File: flow/design.v
`timescale 100ps/10ps
module triangle(clk, reset, nt, xi, yi, busy, po, xo, yo);
input        clk, reset, nt;
input  [2:0] xi, yi;
output       busy, po;
output [2:0] xo, yo;
reg busy, po;
reg [4:0] state, next_state;  
reg [6:0] x_cor[0:2];         
reg [6:0] y_cor[0:2];         
reg [1:0] s0_count;           
reg s1_count;                 
reg s2_count;                 
reg s7_count;                 
reg [4:0] horiz;              
reg [3:0] out_count;          
reg signed [8:0] a[0:1];      
reg signed [8:0] b[0:1];      
reg signed [8:0] c[0:1];      
reg [3:0] ep, save_ep;        
reg signed [7:0] value;       
reg [1:0] o_idx;              
reg [2:0] xo, yo;             
reg loc;                      
reg [3:0] start;              
parameter s0=5'd0,s1=5'd1,s2=5'd2,s3=5'd3,s4=5'd4,s5=5'd5,s6=5'd6,s7=5'd7;
integer i,j;
always @(posedge clk or posedge reset)begin
    if(reset) state<=s0;
    else state<=next_state;
end
always @(*)begin
    case(state)
        s0:next_state=(s0_count==2'd3)?s1:s0;
        s1:next_state=(s1_count==1'b1)?s2:s1;
        s2:next_state=(out_count==y_cor[0]||out_count==y_cor[1]||out_count==y_cor[2])?s5:((s2_count==1'b1)?((value==8'd0)?s5:((value[7]==1'b0)?s3:s4)):s2);
        s3:next_state=(o_idx==2'd2)?s5:s2;
        s4:next_state=(o_idx==2'd1)?s5:s2;
        s5:next_state=(out_count==y_cor[0]||out_count==y_cor[2])?s6:((loc==1'b0)?((out_count==y_cor[1])?((start==x_cor[1])?s6:s5):((start==ep)?s6:s5)):((start==x_cor[0])?s6:s5));
        s6:next_state=(out_count==y_cor[2])?s7:s2;
        s7:next_state=(s7_count==1'b1)?s0:s7;
        default:next_state=s0;
    endcase
end
always @(posedge clk or posedge reset)begin
    if(reset) busy<=1'b0;
    else begin
        if(state==s7&&s7_count==1'b1) busy<=1'b0;
        else if(state==s0&&s0_count==2'd0&&nt==1'b0) busy<=1'b0;
        else busy<=1'b1;
    end
end
always @(posedge clk or posedge reset)begin
    if(reset) s0_count<=2'd0;
    else begin
        if(state==s7) s0_count<=2'd0;
        else if(state==s0&&s0_count==2'd0&&nt==1'b0) s0_count<=2'd0;
        else s0_count<=s0_count+2'd1;
    end
end
always @(posedge clk or posedge reset)begin
    if(reset)begin
        s1_count<=1'b0;
    end
    else begin
        if(state==s1) s1_count<=1'b1;
        else s1_count<=1'b0;
    end
end
always @(posedge clk or posedge reset)begin
    if(reset)begin
        s2_count<=1'b0;
    end
    else begin
        if(state==s2) s2_count<=1'b1;
        else s2_count<=1'b0;
    end
end
always @(posedge clk or posedge reset)begin
    if(reset)begin
        s7_count<=1'b0;
    end
    else begin
        if(state==s7) s7_count<=1'b1;
        else s7_count<=1'b0;
    end
end
always @(posedge clk or posedge reset)begin
    if(reset)begin
        loc<=1'b0;
    end
    else begin
        if(state==s1)begin
            if(x_cor[1]>x_cor[0]) loc<=1'b0;
            else loc<=1'b1;
        end
    end
end
always @(posedge clk or posedge reset)begin
    if(reset)begin
        for(i=0;i<2;i=i+1)begin
            a[i]<=9'd0;
        end
    end
    else begin
        case(state)
            s1:begin
                if(loc==1'b0)begin
                    a[0]<=($signed(y_cor[1])-$signed(y_cor[0]));
                    a[1]<=($signed(y_cor[2])-$signed(y_cor[1]));
                end
                else begin
                    a[0]<=($signed(y_cor[1])-$signed(y_cor[0]));
                    a[1]<=(~($signed(y_cor[2])-$signed(y_cor[1])))+9'd1;
                end
            end
        endcase
    end
end
always @(posedge clk or posedge reset)begin
    if(reset)begin
        for(i=0;i<2;i=i+1)begin
            b[i]<=9'd0;
        end
    end
    else begin
        case(state)
            s1:begin
                if(loc==1'b0)begin
                    b[0]<=(~($signed(x_cor[1])-$signed(x_cor[0])))+9'd1;
                    b[1]<=(~($signed(x_cor[2])-$signed(x_cor[1])))+9'd1;
                end
                else begin
                    b[0]<=(~($signed(x_cor[1])-$signed(x_cor[0])))+9'd1;
                    b[1]<=($signed(x_cor[2])-$signed(x_cor[1]));
                end
            end
        endcase
    end
end
always @(posedge clk or posedge reset)begin
    if(reset)begin
        for(i=0;i<2;i=i+1)begin
            c[i]<=9'd0;
        end
    end
    else begin
        case(state)
            s1:begin
                if(loc==1'b0)begin
                    c[0]<=($signed(y_cor[0]*x_cor[1])-$signed(y_cor[1]*x_cor[0]));
                    c[1]<=($signed(y_cor[1]*x_cor[2])-$signed(y_cor[2]*x_cor[1]));
                end
                else begin
                    c[0]<=($signed(y_cor[0]*x_cor[1])-$signed(y_cor[1]*x_cor[0]));
                    c[1]<=(~($signed(y_cor[1]*x_cor[2])-$signed(y_cor[2]*x_cor[1])))+9'd1;
                end
            end
        endcase
    end
end
always @(posedge clk or posedge reset)begin
    if(reset)begin
        for(i=0;i<3;i=i+1)begin
            x_cor[i]<=7'd0;
        end
    end
    else begin
        case(state)
            s0:begin
                x_cor[s0_count]<=xi;
            end
        endcase
    end
end
always @(posedge clk or posedge reset)begin
    if(reset)begin
        for(i=0;i<3;i=i+1)begin
            y_cor[i]<=7'd0;
        end
    end
    else begin
        case(state)
            s0:begin
                y_cor[s0_count]<=yi;
            end
        endcase
    end
end
always @(posedge clk or posedge reset)begin
    if(reset) begin
        horiz<=5'd0;
    end
    else begin
        case(state)
            s1:begin
                horiz<=(x_cor[1]-x_cor[0]);
            end
        endcase
    end
end
always @(posedge clk or posedge reset)begin
    if(reset)begin
        out_count<=4'd0;
    end
    else begin
        case(state)
            s1:out_count<=y_cor[0];
            s6:out_count<=out_count+4'd1;
        endcase
    end
end
always @(posedge clk or posedge reset)begin
    if(reset)begin
        ep<=4'd0;
    end
    else begin
        if(loc==1'b0)begin
            if(state==s6) ep<=save_ep;
            else if(state==s3)begin
                if(out_count<y_cor[1])begin
                    if(o_idx==2'd2) ep<=ep;
                    else ep<=ep+4'd1;
                end
                else ep<=ep-4'd1;
            end
            else if(state==s4)begin
                if(out_count<y_cor[1]) ep<=ep-4'd1;
                else begin
                    if(o_idx==2'd1) ep<=ep;
                    else ep<=ep+4'd1;
                end
            end
            else ep<=ep;
        end
        else begin
            if(state==s6) ep<=save_ep;
            else if(state==s3)begin
                if(out_count<y_cor[1])begin
                    if(o_idx==2'd2) ep<=ep;
                    else ep<=ep-4'd1;
                end
                else ep<=ep+4'd1;
            end
            else if(state==s4)begin
                if(out_count<y_cor[1]) ep<=ep+4'd1;
                else begin
                    if(o_idx==2'd1) ep<=ep;
                    else ep<=ep-4'd1;
                end
            end
            else ep<=ep;
        end
    end
end
always @(posedge clk or posedge reset)begin
    if(reset)begin
        o_idx<=2'd0;
    end
    else begin
        if(state==s3) o_idx<=2'd1;
        else if(state==s4) o_idx<=2'd2;
        else if(state==s5) o_idx<=2'd0;
    end
end
always @(posedge clk or posedge reset)begin
    if(reset)begin
        save_ep<=4'd0;
    end
    else begin
        if(state==s1) save_ep<=(x_cor[0]+x_cor[1])>>1;
    end
end
always @(posedge clk or posedge reset)begin
    if(reset)begin
        value<=8'd0;
    end
    else begin
        if(state==s2) begin
            if(out_count==y_cor[0]||out_count==y_cor[1]||out_count==y_cor[2]) value<=8'd0;
            else if(out_count<y_cor[1]) begin
                value<=(a[0]*$signed(ep))+(b[0]*$signed(out_count))+c[0];
            end
            else begin
                value<=(a[1]*$signed(ep))+(b[1]*$signed(out_count))+c[1];
            end
        end
    end
end
always @(posedge clk or posedge reset)begin
    if(reset) po<=1'b0;
    else if(state==s5) po<=1'b1;
    else po<=1'b0;
end
always @(posedge clk)begin
    if(state==s5) start<=start+4'd1;
    else begin
        if(loc==1'b0) start<=x_cor[0];
        else begin
            if(out_count==y_cor[1]) start<=x_cor[1];
            else start<=ep;
        end
    end
end
always @(posedge clk or posedge reset)begin
    if(reset)begin
        xo<=3'd0;
    end
    else begin
        if(state==s5)begin
            if(out_count==y_cor[0]) xo<=x_cor[0];
            else if(out_count==y_cor[2]) xo<=x_cor[2];
            else xo<=start;
        end
    end
end
always @(posedge clk or posedge reset)begin
    if(reset)begin
        yo<=3'd0;
    end
    else begin
        if(state==s5)begin
            if(out_count==y_cor[0]) yo<=y_cor[0];
            else if(out_count==y_cor[2]) yo<=y_cor[2];
            else yo<=out_count;
        end
    end
end
endmodule
File: flow/run.sh
#!/bin/bash
# the make line also repeats each setting of config.mk as NAME=value (left out here)
make -C /OpenROAD-flow-scripts/flow DESIGN_CONFIG=/design/flow/config.mk WORK_HOME=/design/flow/orfs CLKGATE_MAP_FILE= finish
File: flow/config.mk
export PLATFORM = sky130hd
export DESIGN_NAME = triangle
export DESIGN_NICKNAME = triangle
export VERILOG_FILES = /design/flow/design.v
export SDC_FILE = /design/flow/constraint.sdc
export NUM_CORES = 4
export LEC_CHECK = 0
export ABC_AREA = 1
export CAP_MARGIN = 0
export CORE_ASPECT_RATIO = 0.92
export CORE_MARGIN = 2
export CORE_UTILIZATION = 72
export CTS_CLUSTER_DIAMETER = 50
export CTS_CLUSTER_SIZE = 10
export MAX_ROUTING_LAYER = met4
export PLACE_DENSITY_LB_ADDON = 0.2
export SETUP_SLACK_MARGIN = 1.14
export SLEW_MARGIN = 40
File: flow/constraint.sdc
create_clock -name core_clock -period 4.34 [get_ports {clk}]
set_input_delay 0.8680 -clock core_clock [delete_from_list [all_inputs] [get_ports {clk}]]
set_output_delay 0.8680 -clock core_clock [all_outputs]
set_load 0.01 [all_outputs]
==> results of run 1 <==
## layer usage
layer	vias up	global-route usage	routed length, um
met4	0	0.1793	1836
met5	-	-	0
li1	4153	-	-
met1	4358	0.4671	10660
met2	611	0.6009	14020
met3	176	0.07605	2808
## area by class of cell
type	count	share of cell area
inverters	262	0.08185
repair buffers	94	0.06929
flip-flops and latches	105	0.2183
well taps	172	0.01784
clock inverters	6	0.005913
multi-input cells	899	0.5870
clock buffers	10	0.01981
## stage by stage
step	TNS (ns)	cells	hold slack, ns
floorplan	-0.3575	1305	0.3721
global placement	-0.03211	1507	0.4575
detailed placement	-0.4533	1509	0.4650
CTS	-0.1124	1538	0.4794
global route	-0.9536	1548	0.4908
finish	-0.3298	1548	0.4753
## timing repair
action	4_1_cts	5_1_grt
pin swaps	10	32
hold buffers	0	0
gates resized	43	68
setup endpoints to repair	12	14
buffers inserted	13	10
==> impl_results.rst, run 1 <==
Flow metrics
------------

.. list-table::
   :header-rows: 1

   * - Metric
     - Value
   * - Status
     - finished with violations
   * - Set of violated layout checks
     - negative setup slack
   * - Die Footprint
     - 15290 um2
   * - Fin. Hold Viols
     - 0
   * - Flop+latch power
     - 0.000986 W
   * - Power in the clock group
     - 0.000859 W
   * - Switching part of the total power
     - 0.2478
   * - Tally of nets with antenna violations remaining after routing
     - 0
   * - Setup slack at placement
     - -0.1666 ns
   * - Dominant cell type by area after synthesis
     - sky130_fd_sc_hd__dfrtp_1
   * - Number of sinks on the clock net
     - 105
   * - RSZ-0062 raised after global routing
     - true
   * - Total Routing Usage GR
     - 0.3787
   * - Fa+ha+maj area frac
     - 0.3079
   * - Share of the synthesized area in the top cell type
     - 0.2428
   * - Pin count of the biggest net entering global routing
     - 39
   * - Placed cell areas
     - 11060 um2
   * - Drt initial violations
     - 805
   * - Hold path cells
     - 1
   * - Biggest area contributors in the synthesized netlist
     - sky130_fd_sc_hd__dfrtp_1, sky130_fd_sc_hd__fa_1, sky130_fd_sc_hd__ha_1
   * - Top logic family
     - adder cells
   * - MUX area fraction
     - 0.0009713
   * - DR vias
     - 9298
   * - Post-route DRC violation count
     - 0
   * - Most numerous cell on the critical path
     - sky130_fd_sc_hd__fa_1
   * - Largest buffer count on any clock path
     - 2
   * - Post-route clock skew
     - 0.01150 ns
   * - Gate count of the mapped netlist
     - 1305
   * - Height of the die
     - 118.8 um
   * - Cells in synth_stat.txt
     - 1305
   * - Horizontal die dimension
     - 128.7 um
   * - Internal power of the cells
     - 0.001429 W
   * - Avg Inst Size Synth
     - 7.896 um2
   * - Number of nets at floorplan
     - 1513
   * - Pwr/cell area
     - 157.5 nW/um2
   * - Placeable core area
     - 13850 um2
   * - Total cell area reported by yosys after synthesis
     - 10300 um2
   * - Endpoint of the worst hold-timing path
     - state[2]
   * - Beginning of the critical path
     - out_count[3]
   * - Ports placed on the boundary
     - 17
   * - Basic Gates by Area
     - 0.1994
   * - TritonCTS clock tree
     - yes
   * - Transition time of the tightest slew-check pin
     - 0.7974 ns
   * - Endpoint of the worst setup timing path
     - value[7]
   * - Combinational cell area excluding buffers and inverters
     - 7081 um2
   * - Sequential Power Share
     - 0.519
   * - Final worst setup slack
     - -0.2097 ns
   * - Maximum VDD drop
     - 0.0002828 V
   * - Count of max-cap constraint violations
     - 0
   * - Clock tree root buffer cell
     - sky130_fd_sc_hd__clkbuf_16
   * - Mapped cell area
     - 10300 um2
   * - Number of nets in the finished design
     - 1579
   * - Class of the tightest hold or removal check
     - flop to flop
   * - Startpoint of the lowest-slack register-to-register path
     - out_count[3]
   * - Worst-path fanout max
     - 7
   * - Clock power share
     - 0.452
   * - Endpoint kind of the worst setup timing path
     - flop
   * - Kind of critical path
     - flop to flop
   * - Via density
     - 6.006
   * - Number of antenna violations at the first check in global routing
     - 0
   * - Sequential cell area
     - 2633 um2
   * - Number of flops mapped to enable cells by yosys
     - 0
   * - Layout filler cell count
     - 720
   * - Reg2Reg Capture Point
     - value[7]
   * - Warning count from the yosys run
     - 6
   * - Final Cycle Share
     - 1.048
   * - Fraction of synthesized cell area in xor and xnor cells
     - 0.03898
   * - Hold path startpoint
     - s2_count
   * - Leading cell types by count after synthesis
     - sky130_fd_sc_hd__nand2_1, sky130_fd_sc_hd__inv_1, sky130_fd_sc_hd__ha_1
   * - Crit path time final
     - 4.550 ns
   * - Final Total Pwr
     - 0.001900 W
   * - H-tree levels
     - 3
   * - Fraction of synthesis flops using an asynchronous set or reset pin
     - 0.9619
   * - Largest power group
     - sequential cells
   * - Most used standard cell by instance count after synthesis
     - sky130_fd_sc_hd__nand2_1
   * - Distinct lib cells used
     - 51
   * - Switching power summed over all nets
     - 0.0004707 W
   * - Initial core utilization
     - 0.7440
   * - Most used flip-flop cell after synthesis
     - sky130_fd_sc_hd__dfrtp_1
   * - Area share of and-or/or-and cells after synthesis
     - 0.08718
   * - Insertion Delay late pin
     - 0.37 ns
   * - Number of global-route vias before repair
     - 9006
   * - Antenna Diode Count
     - 0
   * - Cell depth of the worst setup path
     - 19
   * - Seq cells post-synth
     - 105
   * - Crit path required time
     - 4.60 ns
   * - Number of buffer cells added on primary ports
     - 16
   * - Share of synthesized area occupied by flip-flops and latches
     - 0.2532
   * - Logic depth of the worst register-to-register path
     - 19
   * - Number of iterations in the first detailed-routing pass
     - 6
   * - Row Count
     - 41
   * - Clock-pin transition on the worst setup and hold timing paths
     - 0.07 ns
   * - Total buffers and inverters traversed by the critical path
     - 4
   * - Final setup violation count
     - 3
   * - Leak Pwr
     - 6.677 nW
   * - Critical path launch point type
     - flop
   * - Cell breakdown of the critical path
     - inv_2 > or2_2 > fa_1 > fa_1 > fa_1 > inv_1 > fa_1 > ha_1 > ha_4 > a21oi_1 > nand3_2 > inv_1 > nand2_1 > nand2_2 > inv_1 > nand2_1 > nand3_2 > nand3_2 > nand2_1
   * - Total wirelength of the detailed-routed design
     - 29.33 mm
   * - Kind of cell adding the most delay to the critical path
     - adder cells
   * - Combinational power share
     - 0.029
   * - Average wire per standard cell
     - 18.94 um
   * - Highest cell delay on the worst timing path
     - 0.55 ns
   * - Cell with the biggest individual delay on the critical path
     - sky130_fd_sc_hd__fa_1
   * - Slew Limit Headroom
     - 0.4684
   * - Detailed-placement wirelength estimate
     - 19.88 mm
   * - Utilization after layout
     - 0.8708
   * - Endpoint arrival time on the critical path
     - 4.81 ns
   * - Final estimated routing congestion in global placement
     - 0.9873
   * - Max-slew violations
     - 0
   * - Number of buffers created by CTS
     - 9
   * - Highest attainable clock frequency
     - 219.8 MHz
   * - Power dissipated in combinational cells
     - 0.0000549 W
   * - Total tool warning count
     - 42
   * - Final Instance Area
     - 12060 um2
   * - Setup slack of the worst register-to-register path
     - -0.21 ns
   * - Area grow syn2layout
     - 17.05%
   * - Leftover overflow at the end of global routing
     - 0
   * - Wire length of the first global-routing pass
     - 43.79 mm
==> inputs of run 2 (changes only) <==
- ABC_AREA: 1 -> unset
- CAP_MARGIN: 0 -> 20
- CORE_ASPECT_RATIO: 0.92 -> unset
- CTS_CLUSTER_DIAMETER: 50 -> unset
- CTS_CLUSTER_SIZE: 10 -> 15
- MAX_ROUTING_LAYER: met4 -> unset
- PLACE_DENSITY_LB_ADDON: 0.2 -> 0.02
- SETUP_SLACK_MARGIN: 1.14 -> 0.96
- SLEW_MARGIN: 40 -> 20
- clock period: 4.34 -> 3.31 ns (I/O delays scaled with it)
==> run 2 against run 1 <==
  * The flow now stops in global routing
  * Synthesized area is 4.7% lower
  * Synthesized cell count fell by 23%
  * Die size down 4.6%
==> impl_results.rst, run 2 <==
Metrics
=======

.. list-table::
   :header-rows: 1

   * - Metric
     - Value
   * - Fraction of synthesized cell area in xor and xnor cells
     - 0.07329 (+0.03431)
   * - Biggest area contributors in the synthesized netlist
     - sky130_fd_sc_hd__dfrtp_1, sky130_fd_sc_hd__fa_1, sky130_fd_sc_hd__ha_1
   * - Setup slack at placement
     - -1.180 ns (-1.013 ns)
   * - Number of flops mapped to enable cells by yosys
     - 0 (unchanged)
   * - Tool error message
     - [ERROR GRT-0232] Routing congestion too high. Check the congestion heatmap in the GUI.
   * - MUX area fraction
     - 0.05939 (+0.05842)
   * - Detailed-placement wirelength estimate
     - 18.37 mm (-7.6%)
   * - Seq cells post-synth
     - 105 (unchanged)
   * - Leading cell types by count after synthesis
     - sky130_fd_sc_hd__inv_1, sky130_fd_sc_hd__ha_1, sky130_fd_sc_hd__dfrtp_1
   * - Area share of and-or/or-and cells after synthesis
     - 0.08947 (+0.002294)
   * - Avg Inst Size Synth
     - 9.768 um2 (+24%)
   * - Last stage reached
     - global routing
   * - Leftover overflow at the end of global routing
     - 820
   * - Height of the die
     - 120.8 um (+1.7%)
   * - Dominant cell type by area after synthesis
     - sky130_fd_sc_hd__dfrtp_1
   * - Number of sinks on the clock net
     - 105 (unchanged)
   * - Cells in synth_stat.txt
     - 1005 (-23%)
   * - Initial core utilization
     - 0.7384 (-0.005615)
   * - Fa+ha+maj area frac
     - 0.3232 (+0.01531)
   * - Total Routing Usage GR
     - 0.9230
   * - Warning count from the yosys run
     - 6 (unchanged)
   * - CTS hold repair buffers
     - 0 (unchanged)
   * - Number of buffer cells added on primary ports
     - 16 (unchanged)
   * - Fraction of synthesis flops using an asynchronous set or reset pin
     - 0.9619 (unchanged)
   * - Mapped cell area
     - 9817 um2 (-4.7%)
   * - Share of the synthesized area in the top cell type
     - 0.2549 (+0.01207)
   * - Clock tree root buffer cell
     - sky130_fd_sc_hd__clkbuf_16
   * - Share of synthesized area occupied by flip-flops and latches
     - 0.2657 (+0.01258)
   * - H-tree levels
     - 3 (unchanged)
   * - Distinct lib cells used
     - 52 (+2.0%)
   * - Most used standard cell by instance count after synthesis
     - sky130_fd_sc_hd__inv_1
   * - Final estimated routing congestion in global placement
     - 0.9522 (-3.6%)
   * - Placeable core area
     - 13300 um2 (-4.0%)
   * - Number of nets at floorplan
     - 1213 (-20%)
   * - Gate count of the mapped netlist
     - 1005 (-23%)
   * - Total cell area reported by yosys after synthesis
     - 9817 um2 (-4.7%)
   * - Most used flip-flop cell after synthesis
     - sky130_fd_sc_hd__dfrtp_1
   * - Horizontal die dimension
     - 120.8 um (-6.2%)
   * - Number of buffers created by CTS
     - 9 (unchanged)
   * - Top logic family
     - adder cells
   * - Status
     - did not finish
   * - Die Footprint
     - 14580 um2 (-4.6%)
   * - Ports placed on the boundary
     - 17 (unchanged)
   * - Basic Gates by Area
     - 0.1236 (-0.07574)
   * - Largest buffer count on any clock path
     - 2 (unchanged)
   * - Row Count
     - 42 (+2.4%)
## run 2: timing repair
item,CTS
pin swaps,89
endpoints found under the setup margin,31
buffers inserted,34
gates resized,149
## run 2: per-stage QoR
step                      instances    util  instance area [um2]  hold WS (ns)  total power, W
after global placement         1269  0.8291                11020        0.4581        0.002084
after detailed placement       1269  0.8291                11020        0.4674        0.002121
after floorplan                1005       -                10060        0.3519        0.001891
after CTS                      1319  0.9306                12370        0.4936        0.003592
## run 2: routing by layer
metal  global-route usage  GRT overflow
met4                1.078           238
met1               0.8607             6
met5               0.1434             0
met2                1.161           569
met3               0.6958             7
==> inputs of run 3 (changes only) <==
- ABC_AREA: unset -> 1
- CAP_MARGIN: 20 -> 0
- CORE_ASPECT_RATIO: unset -> 0.92
- CTS_CLUSTER_DIAMETER: unset -> 350
- CTS_CLUSTER_SIZE: 15 -> 64
- MAX_ROUTING_LAYER: unset -> met4
- PLACE_DENSITY: unset -> 0.36
- PLACE_DENSITY_LB_ADDON: 0.02 -> unset
- SETUP_SLACK_MARGIN: 0.96 -> 0.49
- SLEW_MARGIN: 20 -> 40
- clock period: 3.31 -> 4.34 ns (I/O delays scaled with it)
==> run 3 against run 2 <==
  * The layout now fails its checks (negative setup slack)
  * Synthesized cell count grew 30%
  * Die size grew 4.8%
  * Synthesized area grew 5.0%
==> impl_results.rst, run 3 <==
Flow metrics
------------

.. list-table::
   :header-rows: 1

   * - Metric
     - Value
   * - Tally of nets with antenna violations remaining after routing
     - 0
   * - Sequential cell area
     - 2618 um2
   * - Biggest area contributors in the synthesized netlist
     - sky130_fd_sc_hd__dfrtp_1, sky130_fd_sc_hd__fa_1, sky130_fd_sc_hd__ha_1
   * - Mapped cell area
     - 10300 um2 (+5.0%)
   * - Slew Limit Headroom
     - 0.5200
   * - Area share of and-or/or-and cells after synthesis
     - 0.08718 (-0.002294)
   * - Number of buffers created by CTS
     - 9 (unchanged)
   * - Leftover overflow at the end of global routing
     - 0
   * - Total cell area reported by yosys after synthesis
     - 10300 um2 (+5.0%)
   * - Top logic family
     - adder cells
   * - Count of max-cap constraint violations
     - 0
   * - CTS hold repair buffers
     - 0 (unchanged)
   * - Fraction of synthesis flops using an asynchronous set or reset pin
     - 0.9619 (unchanged)
   * - Number of nets at floorplan
     - 1513 (+25%)
   * - Internal power of the cells
     - 0.001418 W
   * - Wire length of the first global-routing pass
     - 41.97 mm
   * - Total Routing Usage GR
     - 0.3615
   * - Total wirelength of the detailed-routed design
     - 25.43 mm
   * - Cell breakdown of the critical path
     - buf_4 > nand2_1 > inv_1 > fa_1 > inv_1 > fa_1 > fa_1 > inv_1 > fa_1 > ha_4 > ha_4 > nand2_1 > nor2_1 > nand2_1 > nand3_1 > nand2_1 > nand2_1 > inv_1 > nand2_1 > nand2_1 > nand2_1 > nand3_1 > nand3_1 > nand2_1
   * - Worst-path fanout max
     - 8
   * - H-tree levels
     - 3 (unchanged)
   * - Switching power summed over all nets
     - 0.0004749 W
   * - Area grow syn2layout
     - 12.45%
   * - Sum Neg Setup Slack
     - -0.4562 ns
   * - Warning count from the yosys run
     - 6 (unchanged)
   * - Detailed-placement wirelength estimate
     - 19.49 mm (+6.1%)
   * - Cells in synth_stat.txt
     - 1305 (+30%)
   * - Switching part of the total power
     - 0.2509
   * - Die Footprint
     - 15290 um2 (+4.8%)
   * - Max-slew violations
     - 0
   * - TritonCTS clock tree
     - yes
   * - Total tool warning count
     - 44
   * - Gate count of the mapped netlist
     - 1305 (+30%)
   * - Class of the tightest hold or removal check
     - flop to flop
   * - Crit path time final
     - 4.522 ns
   * - Met2 wire len
     - 12.13 mm
   * - Hold path startpoint
     - state[1]
   * - Placeable core area
     - 13850 um2 (+4.2%)
   * - Set of violated layout checks
     - negative setup slack
   * - Logic depth of the worst register-to-register path
     - 24
   * - Flop+latch power
     - 0.000987 W
   * - Number of buffer cells added on primary ports
     - 16 (unchanged)
   * - Layout filler cell count
     - 849
   * - Setup slack at placement
     - -0.2301 ns (+0.9495 ns)
   * - Via density
     - 5.655
   * - Final worst hold slack
     - 0.4782 ns
   * - Final Total Pwr
     - 0.001893 W
   * - Avg Inst Size Synth
     - 7.896 um2 (-19%)
   * - Met3 wirelength from detailed routing
     - 1.903 mm
   * - Number of iterations in the first detailed-routing pass
     - 16
   * - Row Count
     - 41 (-2.4%)
   * - Final worst setup slack
     - -0.1821 ns
   * - Pin count of the biggest net entering global routing
     - 59
   * - Power in the clock group
     - 0.000859 W
   * - Cell total after placement
     - 1511 (+19%)
   * - Most numerous cell on the critical path
     - sky130_fd_sc_hd__nand2_1
   * - Total buffers and inverters traversed by the critical path
     - 5
   * - Antenna Diode Count
     - 0
   * - Number of nets in the finished design
     - 1570
   * - Clock-pin transition on the worst setup and hold timing paths
     - 0.08 ns
   * - Kind of cell adding the most delay to the critical path
     - adder cells
   * - Endpoint of the worst hold-timing path
     - o_idx[2]
   * - MUX area fraction
     - 0.0009713 (-0.05842)
   * - Fraction of synthesized cell area in xor and xnor cells
     - 0.03898 (-0.03431)
   * - Number of flops mapped to enable cells by yosys
     - 0 (unchanged)
   * - Cell depth of the worst setup path
     - 24
   * - Clock tree root buffer cell
     - sky130_fd_sc_hd__clkbuf_16
   * - Insertion Delay late pin
     - 0.37 ns
   * - Uppermost metal layer occupied by signal nets
     - met4
   * - Seq cells post-synth
     - 105 (unchanged)
   * - Endpoint arrival time on the critical path
     - 4.78 ns
   * - Status
     - finished with violations
   * - Number of global-route vias before repair
     - 8669
   * - Share of synthesized area occupied by flip-flops and latches
     - 0.2532 (-0.01258)
   * - Final Cycle Share
     - 1.042
   * - Startpoint of the lowest-slack register-to-register path
     - out_count[2]
   * - Largest power group
     - sequential cells
   * - Drt initial violations
     - 819
   * - Final instance count without filler cells
     - 1539
   * - Number of antenna violations at the first check in global routing
     - 0
   * - Number of sinks on the clock net
     - 105 (unchanged)
   * - Post-route clock skew
     - 0.01078 ns
   * - Transition time of the tightest slew-check pin
     - 0.7200 ns
   * - RSZ-0062 raised after global routing
     - true
   * - Height of the die
     - 118.8 um (-1.7%)
   * - Distinct lib cells used
     - 51 (-1.9%)
   * - Kind of critical path
     - flop to flop
   * - Dominant cell type by area after synthesis
     - sky130_fd_sc_hd__dfrtp_1
   * - Leading cell types by count after synthesis
     - sky130_fd_sc_hd__nand2_1, sky130_fd_sc_hd__inv_1, sky130_fd_sc_hd__ha_1
   * - Endpoint of the worst setup timing path
     - value[7]
   * - Combinational power share
     - 0.025
   * - Share of the synthesized area in the top cell type
     - 0.2428 (-0.01207)
   * - Leak Pwr
     - 6.642 nW
   * - Initial core utilization
     - 0.7440 (+0.005615)
   * - Basic Gates by Area
     - 0.1994 (+0.07574)
   * - Clock power share
     - 0.454
   * - Critical path launch point type
     - flop
   * - Highest cell delay on the worst timing path
     - 0.59 ns
   * - Setup slack of the worst register-to-register path
     - -0.18 ns
   * - Post-route DRC violation count
     - 0
   * - Cell with the biggest individual delay on the critical path
     - sky130_fd_sc_hd__fa_1
   * - Hold path cells
     - 1
   * - Crit path required time
     - 4.59 ns
   * - Endpoint kind of the worst setup timing path
     - flop
   * - Beginning of the critical path
     - out_count[2]
   * - Sequential Power Share
     - 0.521
   * - Pwr/cell area
     - 163.4 nW/um2
   * - Fa+ha+maj area frac
     - 0.3079 (-0.01531)
   * - Largest buffer count on any clock path
     - 2 (unchanged)
   * - Combinational cell area excluding buffers and inverters
     - 6719 um2
   * - Maximum VDD drop
     - 0.0002558 V
   * - Average wire per standard cell
     - 16.52 um
   * - Fin. Hold Viols
     - 0
   * - Highest attainable clock frequency
     - 221.1 MHz
   * - Final setup violation count
     - 4
   * - DR vias
     - 8703
   * - Ports placed on the boundary
     - 17 (unchanged)
   * - Reg2Reg Capture Point
     - value[7]
   * - Horizontal die dimension
     - 128.7 um (+6.6%)
   * - Power dissipated in combinational cells
     - 0.0000473 W
   * - Most used flip-flop cell after synthesis
     - sky130_fd_sc_hd__dfrtp_1
   * - Final estimated routing congestion in global placement
     - 0.9612 (+0.95%)
   * - M1 WL
     - 10.47 mm
   * - Most used standard cell by instance count after synthesis
     - sky130_fd_sc_hd__nand2_1
run 3: stage by stage:
| stage | util | area [um2] |
|---|---|---|
| final | 0.8366 | 11590 |
| after global routing | 0.8366 | 11590 |
| after CTS | 0.8294 | 11490 |
| after detailed placement | 0.7950 | 11010 |
| after global placement | 0.7950 | 11010 |
| after floorplan | - | 10380 |
run 3: routing by layer:
layer,track usage,vias up
li1,-,4136
met1,0.4667,4152
met2,0.5728,344
met3,0.06111,71
met4,0.1433,0
met5,-,-
run 3: repair_timing:
item | 4_1_cts | 5_1_grt
pin swaps | 9 | 6
setup endpoints to repair | 6 | 6
setup buffers | 4 | 8
resized | 23 | 8
run 3: final cells by class:
cell class              instances  share of cell area
clock inverters                 7            0.008530
multi-input cells             899              0.5798
repair buffers                 85             0.06220
flip-flops and latches        105              0.2259
clock buffers                   9             0.01944
well taps                     172             0.01857
inverters                     262             0.08552
==> inputs of run 4 (changes only) <==
- CAP_MARGIN: 0 -> 20
- CORE_ASPECT_RATIO: 0.92 -> 1.42
- CTS_CLUSTER_DIAMETER: 350 -> 366
- CTS_CLUSTER_SIZE: 64 -> 99
- MAX_ROUTING_LAYER: met4 -> unset
- PLACE_DENSITY: 0.36 -> unset
- PLACE_DENSITY_LB_ADDON: unset -> 0.12
- SETUP_SLACK_MARGIN: 0.49 -> 0.15
- SLEW_MARGIN: 40 -> 20
- TNS_END_PERCENT: unset -> 5
- clock period: 4.34 -> 1.2 ns (I/O delays scaled with it)
==> run 4 against run 3 <==
  * The run now fails in global routing
  * Synthesized cell count is the same
  * Die size is essentially flat
  * Synthesized area is the same
==> impl_results.rst, run 4 <==
Metrics
=======

.. list-table::
   :header-rows: 1

   * - Metric
     - Value
   * - Die Footprint
     - 15300 um2 (about the same)
   * - Horizontal die dimension
     - 104.4 um (-19%)
   * - Number of nets at floorplan
     - 1513 (unchanged)
   * - Basic Gates by Area
     - 0.1994 (unchanged)
   * - Total Routing Usage GR
     - 0.6205
   * - Leftover overflow at the end of global routing
     - 1
   * - Area share of and-or/or-and cells after synthesis
     - 0.08718 (unchanged)
   * - Gate count of the mapped netlist
     - 1305 (unchanged)
   * - Status
     - did not finish
   * - Ports placed on the boundary
     - 17 (unchanged)
   * - CTS hold repair buffers
     - 0 (unchanged)
   * - Share of synthesized area occupied by flip-flops and latches
     - 0.2532 (unchanged)
   * - Most used standard cell by instance count after synthesis
     - sky130_fd_sc_hd__nand2_1
   * - Number of buffer cells added on primary ports
     - 16 (unchanged)
   * - MUX area fraction
     - 0.0009713 (unchanged)
   * - Fa+ha+maj area frac
     - 0.3079 (unchanged)
   * - H-tree levels
     - 3 (unchanged)
   * - Top logic family
     - adder cells
   * - Distinct lib cells used
     - 51 (unchanged)
   * - Mapped cell area
     - 10300 um2 (unchanged)
   * - Number of flops mapped to enable cells by yosys
     - 0 (unchanged)
   * - Avg Inst Size Synth
     - 7.896 um2 (unchanged)
   * - Detailed-placement wirelength estimate
     - 24.02 mm (+23%)
   * - Number of buffers created by CTS
     - 9 (unchanged)
   * - Largest buffer count on any clock path
     - 2 (unchanged)
   * - Number of sinks on the clock net
     - 105 (unchanged)
   * - Placed cell areas
     - 12380 um2 (+12%)
   * - Clock tree root buffer cell
     - sky130_fd_sc_hd__clkbuf_16
   * - Cells in synth_stat.txt
     - 1305 (unchanged)
   * - Final estimated routing congestion in global placement
     - 0.9423 (-2.0%)
   * - Most used flip-flop cell after synthesis
     - sky130_fd_sc_hd__dfrtp_1
   * - Initial core utilization
     - 0.7299 (-0.01411)
   * - Warning count from the yosys run
     - 6 (unchanged)
   * - Seq cells post-synth
     - 105 (unchanged)
   * - Placeable core area
     - 14120 um2 (+1.9%)
   * - Fraction of synthesized cell area in xor and xnor cells
     - 0.03898 (unchanged)
   * - Dominant cell type by area after synthesis
     - sky130_fd_sc_hd__dfrtp_1
   * - Fraction of synthesis flops using an asynchronous set or reset pin
     - 0.9619 (unchanged)
   * - Total cell area reported by yosys after synthesis
     - 10300 um2 (unchanged)
   * - Row Count
     - 52 (+27%)
   * - Last stage reached
     - global routing
   * - Leading cell types by count after synthesis
     - sky130_fd_sc_hd__nand2_1, sky130_fd_sc_hd__inv_1, sky130_fd_sc_hd__ha_1
   * - Height of the die
     - 146.6 um (+23%)
   * - Share of the synthesized area in the top cell type
     - 0.2428 (unchanged)
   * - Biggest area contributors in the synthesized netlist
     - sky130_fd_sc_hd__dfrtp_1, sky130_fd_sc_hd__fa_1, sky130_fd_sc_hd__ha_1
   * - Tool error message
     - [ERROR GRT-0116] Global routing finished with congestion. Check the congestion regions in the DRC Viewer.
-- run 4: per-layer routing --
metal  global-route usage  GRT overflow
met5              0.01948             0
met4               0.6486             0
met3               0.3129             0
met2               0.8944             1
met1               0.6187             0
-- run 4: metrics by stage --
stage / setup slack, ns / std cells / hold WS, ns / util / total power, W
CTS: -3.208 / 1697 / 0.1872 / 0.9341 / 0.006635
detailed placement: -3.424 / 1679 / 0.4678 / 0.8767 / 0.003864
global placement: -3.252 / 1679 / 0.4595 / 0.8767 / 0.003837
floorplan: -3.307 / 1305 / 0.3721 / - / 0.003741
-- run 4: what timing repair did --
item                                    CTS
endpoints found under the setup margin  106
gates resized                           178
buffers inserted                          2
pin swaps                                36
==> inputs of run 5 (changes only) <==
- ABC_AREA: 1 -> unset
- CORE_ASPECT_RATIO: 1.42 -> unset
- CORE_UTILIZATION: 72 -> 64
- CTS_CLUSTER_DIAMETER: 366 -> unset
- CTS_CLUSTER_SIZE: 99 -> unset
- PLACE_DENSITY_LB_ADDON: 0.12 -> unset
- SETUP_SLACK_MARGIN: 0.15 -> unset
- TNS_END_PERCENT: 5 -> unset
- clock period: 1.2 -> 2.26 ns (I/O delays scaled with it)
==> run 5 against run 4 <==
  * Now fails the layout checks on negative setup slack
  * Synthesized cell count fell by 23%
  * Die size rose by 6.8%
  * Synthesized area fell by 4.7%
==> impl_results.rst, run 5 <==
Flow metrics
------------

.. list-table::
   :header-rows: 1

   * - Metric
     - Value
   * - Max-slew violations
     - 0
   * - Logic depth of the worst register-to-register path
     - 16
   * - Endpoint of the worst setup timing path
     - value[7]
   * - Pwr/cell area
     - 394.1 nW/um2
   * - Clock tree root buffer cell
     - sky130_fd_sc_hd__clkbuf_16
   * - Ports placed on the boundary
     - 17 (unchanged)
   * - Met2 routing resource usage after global routing
     - 0.5945
   * - Number of antenna violations at the first check in global routing
     - 1
   * - Final Instance Area
     - 13130 um2
   * - Total cell area reported by yosys after synthesis
     - 9817 um2 (-4.7%)
   * - Pin count of the biggest net entering global routing
     - 75
   * - Total buffers and inverters traversed by the critical path
     - 3
   * - Biggest area contributors in the synthesized netlist
     - sky130_fd_sc_hd__dfrtp_1, sky130_fd_sc_hd__fa_1, sky130_fd_sc_hd__ha_1
   * - GR met3 Demand/Resource
     - 0.05301
   * - Number of iterations in the first detailed-routing pass
     - 6
   * - Flop+latch power
     - 0.00194 W
   * - Total wirelength of the detailed-routed design
     - 28.40 mm
   * - Share of synthesized area occupied by flip-flops and latches
     - 0.2657 (+0.01258)
   * - Cell depth of the worst setup path
     - 16
   * - Highest cell delay on the worst timing path
     - 0.52 ns
   * - Most used flip-flop cell after synthesis
     - sky130_fd_sc_hd__dfrtp_1
   * - Clock-pin transition on the worst setup and hold timing paths
     - 0.08 ns
   * - Final Total Pwr
     - 0.005175 W
   * - Final worst setup slack
     - -2.223 ns
   * - Beginning of the critical path
     - ep[3]
   * - Cells in synth_stat.txt
     - 1005 (-23%)
   * - Via density
     - 5.891
   * - Largest buffer count on any clock path
     - 2 (unchanged)
   * - Clock power share
     - 0.301
   * - Hold path cells
     - 1
   * - Transition time of the tightest slew-check pin
     - 0.6768 ns
   * - Tally of nets with antenna violations remaining after routing
     - 0
   * - Grt peak-use layer
     - met2
   * - Crit path time final
     - 4.483 ns
   * - Fraction of synthesis flops using an asynchronous set or reset pin
     - 0.9619 (unchanged)
   * - Share of the synthesized area in the top cell type
     - 0.2549 (+0.01207)
   * - Reg2Reg Capture Point
     - value[7]
   * - Sequential Power Share
     - 0.374
   * - Wire length of the first global-routing pass
     - 43.04 mm
   * - Power dissipated in combinational cells
     - 0.00168 W
   * - Row Count
     - 45 (-13%)
   * - Final estimated routing congestion in global placement
     - 0.9005 (-4.4%)
   * - Final worst hold slack
     - 0.4728 ns
   * - Most used standard cell by instance count after synthesis
     - sky130_fd_sc_hd__inv_1
   * - Area grow syn2layout
     - 33.74%
   * - Number of global-route vias before repair
     - 8583
   * - Critical path launch point type
     - flop
   * - Cell breakdown of the critical path
     - clkbuf_4 > nand2b_1 > fa_1 > inv_1 > fa_1 > fa_1 > fa_1 > ha_1 > ha_1 > inv_1 > nor2_1 > o211ai_1 > nand2_1 > xnor2_2 > mux2i_1 > o22ai_1
   * - Crit path required time
     - 2.49 ns
   * - Fin. Hold Viols
     - 0
   * - Class of the tightest hold or removal check
     - flop to flop
   * - MUX area fraction
     - 0.05939 (+0.05842)
   * - Met1 Use GR
     - 0.4211
   * - Internal power of the cells
     - 0.003522 W
   * - Leak Pwr
     - 6.307 nW
   * - Endpoint of the worst hold-timing path
     - busy
   * - Switching part of the total power
     - 0.3194
   * - Status
     - finished with violations
   * - Final Cycle Share
     - 1.984
   * - Placed cell areas
     - 11480 um2 (-7.3%)
   * - Seq cells post-synth
     - 105 (unchanged)
   * - Power in the clock group
     - 0.00156 W
   * - Total tool warning count
     - 44
   * - Sum Neg Setup Slack
     - -24.18 ns
   * - Endpoint arrival time on the critical path
     - 4.71 ns
   * - Basic Gates by Area
     - 0.1236 (-0.07574)
   * - Top logic family
     - adder cells
   * - Detailed-placement wirelength estimate
     - 19.20 mm (-20%)
   * - Gate count of the mapped netlist
     - 1005 (-23%)
   * - H-tree levels
     - 3 (unchanged)
   * - TritonCTS clock tree
     - yes
   * - Average wire per standard cell
     - 20.36 um
   * - Area share of and-or/or-and cells after synthesis
     - 0.08947 (+0.002294)
   * - Endpoint kind of the worst setup timing path
     - flop
   * - Number of flops mapped to enable cells by yosys
     - 0 (unchanged)
   * - Height of the die
     - 127.9 um (-13%)
   * - CTS hold repair buffers
     - 0 (unchanged)
   * - Leftover overflow at the end of global routing
     - 0
   * - Drt initial violations
     - 615
   * - Avg Inst Size Synth
     - 9.768 um2 (+24%)
   * - Switching power summed over all nets
     - 0.001653 W
   * - Combinational power share
     - 0.325
   * - Total Routing Usage GR
     - 0.3419
   * - Post-route DRC violation count
     - 0
   * - Set of violated layout checks
     - negative setup slack
   * - Number of buffer cells added on primary ports
     - 16 (unchanged)
   * - Slew Limit Headroom
     - 0.5488
   * - Fraction of synthesized cell area in xor and xnor cells
     - 0.07329 (+0.03431)
   * - Setup slack of the worst register-to-register path
     - -2.22 ns
   * - Kind of cell adding the most delay to the critical path
     - adder cells
   * - Final setup violation count
     - 39
   * - Number of sinks on the clock net
     - 105 (unchanged)
   * - Cell with the biggest individual delay on the critical path
     - sky130_fd_sc_hd__fa_1
   * - Fa+ha+maj area frac
     - 0.3232 (+0.01531)
   * - Startpoint of the lowest-slack register-to-register path
     - ep[3]
   * - Count of max-cap constraint violations
     - 0
   * - Mapped cell area
     - 9817 um2 (-4.7%)
   * - Highest attainable clock frequency
     - 223.1 MHz
   * - Dominant cell type by area after synthesis
     - sky130_fd_sc_hd__dfrtp_1
   * - Distinct lib cells used
     - 52 (+2.0%)
   * - Number of nets in the finished design
     - 1409
   * - Leading cell types by count after synthesis
     - sky130_fd_sc_hd__inv_1, sky130_fd_sc_hd__ha_1, sky130_fd_sc_hd__dfrtp_1
   * - Most numerous cell on the critical path
     - sky130_fd_sc_hd__fa_1
   * - Placeable core area
     - 15090 um2 (+6.9%)
   * - Initial core utilization
     - 0.6506 (-0.07930)
   * - Kind of critical path
     - flop to flop
   * - Post-route clock skew
     - 0.01350 ns
   * - Number of buffers created by CTS
     - 9 (unchanged)
   * - Horizontal die dimension
     - 127.9 um (+22%)
   * - Largest power group
     - sequential cells
   * - DR vias
     - 8218
   * - Maximum VDD drop
     - 0.0004665 V
   * - Number of nets at floorplan
     - 1213 (-20%)
   * - Utilization after layout
     - 0.8701
   * - Die Footprint
     - 16350 um2 (+6.8%)
   * - Warning count from the yosys run
     - 6 (unchanged)
   * - Hold path startpoint
     - s7_count
   * - Worst-path fanout max
     - 6
   * - Insertion Delay late pin
     - 0.37 ns
   * - RSZ-0062 raised after global routing
     - true
-- run 5: through the flow --
step	std cells	setup slack, ns
after floorplan	1005	-2.037
after global placement	1332	-2.137
after detailed placement	1332	-2.262
after CTS	1374	-2.175
after global routing	1394	-2.378
final	1395	-2.223
-- run 5: per-layer routing --
layer | routed length, um | up-vias
met5 | 0 | -
met4 | 1772 | 0
met3 | 1727 | 140
met2 | 14320 | 375
met1 | 10580 | 4051
li1 | - | 3652
-- run 5: final cells by class --
type,instances,area (um2)
multi-input cells,731,7591
fillers,738,1961
well taps,188,235.2
repair buffers,213,1833
inverters,141,554.3
clock buffers,9,225.2
flip-flops and latches,105,2624
clock inverters,7,63.81
diodes,1,2.502
-- run 5: timing repair --
item / 4_1_cts / 5_1_grt
resized: 134 / 98
endpoints found under the setup margin: 35 / 46
setup buffers: 30 / 24
endpoints found under the hold margin: 0 / 0
cloned: 0 / 0
pin swaps: 82 / 52
==> inputs of run 6 (changes only) <==
- ABC_AREA: unset -> 0
- CAP_MARGIN: 20 -> 0
- CORE_ASPECT_RATIO: unset -> 1.39
- CORE_UTILIZATION: 64 -> 55
- CTS_CLUSTER_DIAMETER: unset -> 304
- PLACE_DENSITY_LB_ADDON: unset -> 0.01
- SETUP_SLACK_MARGIN: unset -> 1.14
- SLEW_MARGIN: 20 -> 40
- clock period: 2.26 -> 7.3 ns (I/O delays scaled with it)
==> run 6 against run 5 <==
  * The run now finishes clean
  * Synthesized cell count is the same
  * Clock skew fell by 0.0016 ns
  * Critical path depth decreased by 2
  * Maximum frequency is 10% lower
  * Sequential share of layout area rose by 4.9 points
  * Highest routed layer unchanged
==> impl_results.rst, run 6 <==
Flow metrics
------------

.. list-table::
   :header-rows: 1

   * - Metric
     - Value
   * - Number of antenna violations at the first check in global routing
     - 0 (-1)
   * - Antenna Diode Count
     - 0 (-1)
   * - Clock tree root buffer cell
     - sky130_fd_sc_hd__clkbuf_16
   * - Biggest area contributors in the synthesized netlist
     - sky130_fd_sc_hd__dfrtp_1, sky130_fd_sc_hd__fa_1, sky130_fd_sc_hd__ha_1
   * - Sequential cell area
     - 2610 um2 (-0.52%)
   * - Average wire per standard cell
     - 17.33 um (-15%)
   * - Height of the die
     - 161.5 um (+26%)
   * - Total wirelength of the detailed-routed design
     - 21.63 mm (-24%)
   * - Clock power share
     - 0.356 (+0.055)
   * - Initial core utilization
     - 0.5618 (-0.08875)
   * - Detailed-placement wirelength estimate
     - 16.87 mm (-12%)
   * - Total buffers and inverters traversed by the critical path
     - 2 (-1)
   * - H-tree levels
     - 3 (unchanged)
   * - Combinational cell area excluding buffers and inverters
     - 6576 um2 (-13%)
   * - Number of nets at floorplan
     - 1213 (unchanged)
   * - Fin. Hold Viols
     - 0 (unchanged)
   * - Wire length of the first global-routing pass
     - 36.32 mm (-16%)
   * - Switching power summed over all nets
     - 0.0004396 W (-73%)
   * - Cells in synth_stat.txt
     - 1005 (unchanged)
   * - Die Footprint
     - 18950 um2 (+16%)
   * - Basic Gates by Area
     - 0.1236 (unchanged)
   * - Cell depth of the worst setup path
     - 14 (-2)
   * - Number of iterations in the first detailed-routing pass
     - 7 (+1)
   * - Drt initial violations
     - 407 (-34%)
   * - Status
     - timing/DRC/antenna clean
   * - Avg Inst Size Synth
     - 9.768 um2 (unchanged)
   * - Final Cycle Share
     - 0.6822 (-1.301)
   * - Area grow syn2layout
     - 6.971%
   * - MUX area fraction
     - 0.05939 (unchanged)
   * - Number of flops mapped to enable cells by yosys
     - 0 (unchanged)
   * - Met3 wirelength from detailed routing
     - 714 um (-59%)
   * - Number of global-route vias before repair
     - 7014 (-18%)
   * - CTS hold repair buffers
     - 0 (unchanged)
   * - RSZ-0062 raised after global routing
     - false
   * - Leading cell types by count after synthesis
     - sky130_fd_sc_hd__inv_1, sky130_fd_sc_hd__ha_1, sky130_fd_sc_hd__dfrtp_1
   * - Kind of cell adding the most delay to the critical path
     - adder cells
   * - Final worst hold slack
     - 0.4833 ns (+0.01056 ns)
   * - Most numerous cell on the critical path
     - sky130_fd_sc_hd__fa_1
   * - Class of the tightest hold or removal check
     - flop to flop
   * - Dominant cell type by area after synthesis
     - sky130_fd_sc_hd__dfrtp_1
   * - Final setup violation count
     - 0 (-100%)
   * - Power dissipated in combinational cells
     - 0.000293 W (-83%)
   * - Number of buffers created by CTS
     - 9 (unchanged)
   * - Seq cells post-synth
     - 105 (unchanged)
   * - Cell total after placement
     - 1232 (-7.5%)
   * - Number of buffer cells added on primary ports
     - 16 (unchanged)
   * - Highest cell delay on the worst timing path
     - 0.73 ns (+0.21 ns)
   * - Kind of critical path
     - flop to flop
   * - Largest power group
     - sequential cells
   * - Flop+latch power
     - 0.000608 W (-69%)
   * - Reg2Reg Capture Point
     - value[6]
   * - Beginning of the critical path
     - out_count[3]
   * - Switching part of the total power
     - 0.3143 (-0.005137)
   * - Row Count
     - 57 (+27%)
   * - Setup slack of the worst register-to-register path
     - 2.32 ns (+4.54 ns)
   * - Internal power of the cells
     - 0.0009592 W (-73%)
   * - Fraction of synthesis flops using an asynchronous set or reset pin
     - 0.9619 (unchanged)
   * - Via density
     - 5.363 (-9.0%)
   * - Total tool warning count
     - 39 (-11%)
   * - Endpoint arrival time on the critical path
     - 5.26 ns (+0.55 ns)
   * - Combinational power share
     - 0.210 (-0.115)
   * - Placeable core area
     - 17470 um2 (+16%)
   * - Largest buffer count on any clock path
     - 2 (unchanged)
   * - Hold path cells
     - 1 (unchanged)
   * - Gate count of the mapped netlist
     - 1005 (unchanged)
   * - Power in the clock group
     - 0.000497 W (-68%)
   * - Fraction of synthesized cell area in xor and xnor cells
     - 0.07329 (unchanged)
   * - Clock-pin transition on the worst setup and hold timing paths
     - 0.09 ns (about the same)
   * - Transition time of the tightest slew-check pin
     - 0.8169 ns (+0.1401 ns)
   * - Leftover overflow at the end of global routing
     - 0 (unchanged)
   * - Top logic family
     - adder cells
   * - Post-cts repair resize count
     - 0 (-100%)
   * - Final instance count without filler cells
     - 1248 (-11%)
   * - Uppermost metal layer occupied by signal nets
     - met4
   * - Slew Limit Headroom
     - 0.4554 (-0.09339)
   * - Crit path required time
     - 7.58 ns (+5.09 ns)
   * - Share of synthesized area occupied by flip-flops and latches
     - 0.2657 (unchanged)
   * - Post-CTS repair timing setup buffer count
     - 0 (-100%)
   * - Count of max-cap constraint violations
     - 0 (unchanged)
   * - Number of nets in the finished design
     - 1215 (-14%)
   * - Logic depth of the worst register-to-register path
     - 14 (-2)
   * - DR vias
     - 6693 (-19%)
   * - Layout filler cell count
     - 1570 (+110%)
   * - Warning count from the yosys run
     - 6 (unchanged)
   * - Mapped cell area
     - 9817 um2 (unchanged)
   * - TritonCTS clock tree
     - yes
   * - Most used standard cell by instance count after synthesis
     - sky130_fd_sc_hd__inv_1
   * - Crit path time final
     - 4.980 ns (+0.4971 ns)
   * - Tally of nets with antenna violations remaining after routing
     - 0 (unchanged)
   * - Critical path launch point type
     - flop
   * - Total cell area reported by yosys after synthesis
     - 9817 um2 (unchanged)
   * - Post-route clock skew
     - 0.01188 ns (-0.001616 ns)
   * - Max-slew violations
     - 0 (unchanged)
   * - Area share of and-or/or-and cells after synthesis
     - 0.08947 (unchanged)
   * - Number of sinks on the clock net
     - 105 (unchanged)
   * - Endpoint kind of the worst setup timing path
     - flop
   * - Final estimated routing congestion in global placement
     - 0.8114 (-9.9%)
   * - Pin count of the biggest net entering global routing
     - 60 (-20%)
   * - Sum Neg Setup Slack
     - 0 ns (+24.18 ns)
   * - Distinct lib cells used
     - 52 (unchanged)
   * - M1 WL
     - 9.417 mm (-11%)
   * - Fa+ha+maj area frac
     - 0.3232 (unchanged)
   * - Cell breakdown of the critical path
     - inv_1 > fa_1 > inv_1 > fa_1 > fa_1 > fa_1 > fa_1 > ha_1 > a21oi_1 > o21bai_1 > a21oi_1 > xnor2_1 > mux2i_1 > o22ai_1
   * - Sequential Power Share
     - 0.435 (+0.061)
   * - Maximum VDD drop
     - 0.0001353 V (-71%)
   * - Worst-path fanout max
     - 13 (+7)
   * - Leak Pwr
     - 5.226 nW (-17%)
   * - Pwr/cell area
     - 133.2 nW/um2 (-66%)
   * - Total Routing Usage GR
     - 0.2446 (-0.09732)
   * - Share of the synthesized area in the top cell type
     - 0.2549 (unchanged)
   * - Insertion Delay late pin
     - 0.36 ns (about the same)
   * - Post-route DRC violation count
     - 0 (unchanged)
   * - Ports placed on the boundary
     - 17 (unchanged)
   * - Met2 wire len
     - 11.15 mm (-22%)
   * - Highest attainable clock frequency
     - 200.8 MHz (-10%)
   * - Most used flip-flop cell after synthesis
     - sky130_fd_sc_hd__dfrtp_1
   * - Horizontal die dimension
     - 117.3 um (-8.2%)
   * - Cell with the biggest individual delay on the critical path
     - sky130_fd_sc_hd__dfrtp_1
   * - Startpoint of the lowest-slack register-to-register path
     - out_count[3]
   * - Hold path startpoint
     - s7_count
   * - Endpoint of the worst hold-timing path
     - busy
   * - Endpoint of the worst setup timing path
     - value[6]
[run 6: layout make-up]
cell class | count | share of cell area
Clock buffer | 9 | 0.02145
Clock inverter | 7 | 0.007268
Inverter | 141 | 0.05064
Multi-Input combinational cell | 731 | 0.6262
Sequential cell | 105 | 0.2485
Tap cell | 236 | 0.02812
Timing Repair Buffer | 19 | 0.01775
[run 6: routing by layer]
layer	GRT usage	up-vias
li1	-	3255
met1	0.3138	3301
met2	0.4386	117
met3	0.03319	20
met4	0.06079	0
met5	0	-
[run 6: stage by stage]
step	worst slack [ns]	cell area (um2)	total power, W	util
6_report	2.320	10500	0.001399	0.6010
5_1_grt	1.970	10500	0.001474	0.6010
4_1_cts	2.283	10500	0.001412	0.6008
3_5_place_dp	2.307	10200	0.0009131	0.5835
3_3_place_gp	2.402	10190	0.0009097	0.5830
2_1_floorplan	2.503	9817	0.0008351	-
==> inputs of run 7 (changes only) <==
- ABC_AREA: 0 -> unset
- CAP_MARGIN: 0 -> 20
- CORE_ASPECT_RATIO: 1.39 -> unset
- CORE_UTILIZATION: 55 -> 40
- CTS_CLUSTER_DIAMETER: 304 -> unset
- PLACE_DENSITY_LB_ADDON: 0.01 -> unset
- SETUP_SLACK_MARGIN: 1.14 -> -0.45
- SLEW_MARGIN: 40 -> 20
- clock period: 7.3 -> 4.74 ns (I/O delays scaled with it)
==> run 7 against run 6 <==
  * Still clean on timing, DRC and antenna
  * Global-route usage decreased by 6.1 points
  * Synthesized area did not move
  * Maximum frequency increased by 8.9%
  * Hold slack improved by 0.0055 ns
  * Setup slack got worse by 2.2 ns
  * Non-clock buffer count grew 22
  * First-iteration DRC count up 6.9%
  * Critical path type unchanged
  * Critical endpoint is now value[7]
  * Highest routed layer unchanged
==> impl_results.rst, run 7 <==
Flow metrics
------------

.. list-table::
   :header-rows: 1

   * - Metric
     - Value
   * - Status
     - timing/DRC/antenna clean
   * - Wire length of the first global-routing pass
     - 36.96 mm (+1.7%)
   * - Endpoint kind of the worst setup timing path
     - flop
   * - Cell breakdown of the critical path
     - nand2_1 > fa_1 > inv_1 > fa_1 > fa_1 > fa_1 > fa_1 > ha_1 > a21oi_1 > nor2_1 > o211ai_1 > nand2_1 > xnor2_1 > mux2i_1 > o22ai_1
   * - Largest power group
     - sequential cells
   * - Number of iterations in the first detailed-routing pass
     - 5 (-2)
   * - Average wire per standard cell
     - 16.32 um (-5.8%)
   * - Worst-path fanout max
     - 11 (-2)
   * - Antenna Diode Count
     - 0 (unchanged)
   * - Endpoint of the worst hold-timing path
     - busy
   * - Die Footprint
     - 25810 um2 (+36%)
   * - Horizontal die dimension
     - 160.7 um (+37%)
   * - Reg2Reg Capture Point
     - value[7]
   * - Setup slack of the worst register-to-register path
     - 0.17 ns (-2.15 ns)
   * - Count of max-cap constraint violations
     - 0 (unchanged)
   * - Leftover overflow at the end of global routing
     - 0 (unchanged)
   * - Biggest area contributors in the synthesized netlist
     - sky130_fd_sc_hd__dfrtp_1, sky130_fd_sc_hd__fa_1, sky130_fd_sc_hd__ha_1
   * - Sum Neg Setup Slack
     - 0 ns (unchanged)
   * - Cells in synth_stat.txt
     - 1005 (unchanged)
   * - Final worst hold slack
     - 0.4889 ns (+0.005548 ns)
   * - Kind of cell adding the most delay to the critical path
     - adder cells
   * - Via density
     - 4.965 (-7.4%)
   * - Hold path cells
     - 1 (unchanged)
   * - Slew Limit Headroom
     - 0.4249 (-0.03049)
   * - Area grow syn2layout
     - 9.674%
   * - Switching part of the total power
     - 0.3094 (-0.004821)
   * - Fin. Hold Viols
     - 0 (unchanged)
   * - Number of buffers created by CTS
     - 9 (unchanged)
   * - Most numerous cell on the critical path
     - sky130_fd_sc_hd__fa_1
   * - Final Cycle Share
     - 0.9648 (+0.2826)
   * - Number of nets in the finished design
     - 1237 (+1.8%)
   * - CTS hold repair buffers
     - 0 (unchanged)
   * - Post-cts repair resize count
     - 0 (unchanged)
   * - Most used standard cell by instance count after synthesis
     - sky130_fd_sc_hd__inv_1
   * - Crit path time final
     - 4.573 ns (-0.4071 ns)
   * - Share of the synthesized area in the top cell type
     - 0.2549 (unchanged)
   * - H-tree levels
     - 3 (unchanged)
   * - Leading cell types by count after synthesis
     - sky130_fd_sc_hd__inv_1, sky130_fd_sc_hd__ha_1, sky130_fd_sc_hd__dfrtp_1
   * - Post-CTS repair timing setup buffer count
     - 0 (unchanged)
   * - Clock tree root buffer cell
     - sky130_fd_sc_hd__clkbuf_16
   * - Sequential Power Share
     - 0.432 (-0.003)
   * - Final Total Pwr
     - 0.002160 W (+54%)
   * - Clock-pin transition on the worst setup and hold timing paths
     - 0.08 ns (about the same)
   * - Fraction of synthesis flops using an asynchronous set or reset pin
     - 0.9619 (unchanged)
   * - Avg Inst Size Synth
     - 9.768 um2 (unchanged)
   * - Total wirelength of the detailed-routed design
     - 22.16 mm (+2.5%)
   * - Number of sinks on the clock net
     - 105 (unchanged)
   * - MUX area fraction
     - 0.05939 (unchanged)
   * - DR vias
     - 6743 (+0.75%)
   * - Area share of and-or/or-and cells after synthesis
     - 0.08947 (unchanged)
   * - Insertion Delay late pin
     - 0.37 ns (about the same)
   * - Final setup violation count
     - 0 (unchanged)
   * - Warning count from the yosys run
     - 6 (unchanged)
   * - Pwr/cell area
     - 200.6 nW/um2 (+51%)
   * - Seq cells post-synth
     - 105 (unchanged)
   * - Number of global-route vias before repair
     - 6916 (-1.4%)
   * - Highest cell delay on the worst timing path
     - 0.60 ns (-0.13 ns)
   * - Transition time of the tightest slew-check pin
     - 0.8626 ns (+0.04573 ns)
   * - Flop+latch power
     - 0.000933 W (+53%)
   * - Combinational power share
     - 0.212 (+0.002)
   * - Tally of nets with antenna violations remaining after routing
     - 0 (unchanged)
   * - TritonCTS clock tree
     - yes
   * - Utilization after layout
     - 0.4453 (-0.1557)
   * - Endpoint of the worst setup timing path
     - value[7]
   * - Number of antenna violations at the first check in global routing
     - 0 (unchanged)
   * - Number of flops mapped to enable cells by yosys
     - 0 (unchanged)
   * - Kind of critical path
     - flop to flop
   * - Maximum VDD drop
     - 0.0001541 V (+14%)
   * - Startpoint of the lowest-slack register-to-register path
     - ep[1]
   * - Highest attainable clock frequency
     - 218.7 MHz (+8.9%)
   * - Post-route clock skew
     - 0.01325 ns (+0.001369 ns)
   * - Total Routing Usage GR
     - 0.1834 (-0.06124)
   * - Leak Pwr
     - 5.346 nW (+2.3%)
   * - Power in the clock group
     - 0.000771 W (+55%)
   * - Mapped cell area
     - 9817 um2 (unchanged)
   * - Beginning of the critical path
     - ep[1]
   * - Max-slew violations
     - 0 (unchanged)
   * - Internal power of the cells
     - 0.001492 W (+56%)
   * - Gate count of the mapped netlist
     - 1005 (unchanged)
   * - Top logic family
     - adder cells
   * - Height of the die
     - 160.7 um (-0.53%)
   * - Total tool warning count
     - 39 (unchanged)
   * - Drt initial violations
     - 435 (+6.9%)
   * - Share of synthesized area occupied by flip-flops and latches
     - 0.2657 (unchanged)
   * - Fraction of synthesized cell area in xor and xnor cells
     - 0.07329 (unchanged)
   * - Setup slack at placement
     - 0.1489 ns (-2.158 ns)
   * - Crit path required time
     - 4.96 ns (-2.62 ns)
   * - Cell depth of the worst setup path
     - 15 (+1)
   * - Total buffers and inverters traversed by the critical path
     - 1 (-1)
   * - Cell with the biggest individual delay on the critical path
     - sky130_fd_sc_hd__dfrtp_1
   * - Pin count of the biggest net entering global routing
     - 67 (+12%)
   * - Class of the tightest hold or removal check
     - flop to flop
   * - Fa+ha+maj area frac
     - 0.3232 (unchanged)
   * - Critical path launch point type
     - flop
   * - Layout filler cell count
     - 2364 (+51%)
   * - Ports placed on the boundary
     - 17 (unchanged)
   * - Largest buffer count on any clock path
     - 2 (unchanged)
   * - Power dissipated in combinational cells
     - 0.000457 W (+56%)
   * - Basic Gates by Area
     - 0.1236 (unchanged)
   * - Switching power summed over all nets
     - 0.0006684 W (+52%)
   * - Number of buffer cells added on primary ports
     - 16 (unchanged)
   * - Dominant cell type by area after synthesis
     - sky130_fd_sc_hd__dfrtp_1
   * - Post-route DRC violation count
     - 0 (unchanged)
   * - Total cell area reported by yosys after synthesis
     - 9817 um2 (unchanged)
   * - Final estimated routing congestion in global placement
     - 0.8910 (+9.8%)
   * - Detailed-placement wirelength estimate
     - 17.67 mm (+4.8%)
   * - Most used flip-flop cell after synthesis
     - sky130_fd_sc_hd__dfrtp_1
   * - Distinct lib cells used
     - 52 (unchanged)
   * - Hold path startpoint
     - s7_count
   * - Final worst setup slack
     - 0.1670 ns (-2.153 ns)
   * - Clock power share
     - 0.357 (about the same)
   * - Placeable core area
     - 24180 um2 (+38%)
   * - Initial core utilization
     - 0.4060 (-0.1558)
   * - Endpoint arrival time on the critical path
     - 4.80 ns (-0.46 ns)
   * - Logic depth of the worst register-to-register path
     - 15 (+1)
   * - Row Count
     - 57 (unchanged)
   * - Number of nets at floorplan
     - 1213 (unchanged)
run 7: per-stage QoR:
stage / std cells / cell area (um2)
6_report: 1358 / 10770
2_1_floorplan: 1005 / 9817
3_5_place_dp: 1342 / 10460
4_1_cts: 1358 / 10770
3_3_place_gp: 1342 / 10460
5_1_grt: 1358 / 10770
run 7: layout make-up:
cell class                 count  area, um2  share of cell area
timing repair buffer          41      347.8             0.03231
clock buffer                  10      239.0             0.02220
sequential                   105       2610              0.2424
tap                          324      405.4             0.03765
clock inverter                 6      65.06            0.006043
inverter                     141      531.8             0.04939
multi-input combinational    731       6568              0.6100
run 7: routing by layer:
metal  vias to the layer above  routed length [um]  global-route usage  share of wire
met4                         0                 380             0.04791          0.017
met1                      3326               10960              0.2647           0.49
li1                       3299                   -                   -              -
met3                        22                 692             0.02738          0.031
met2                        96               10130              0.2898           0.46
met5                         -                   0                   0              0
No activity file was given, so power comes from the tool's default toggle rates.
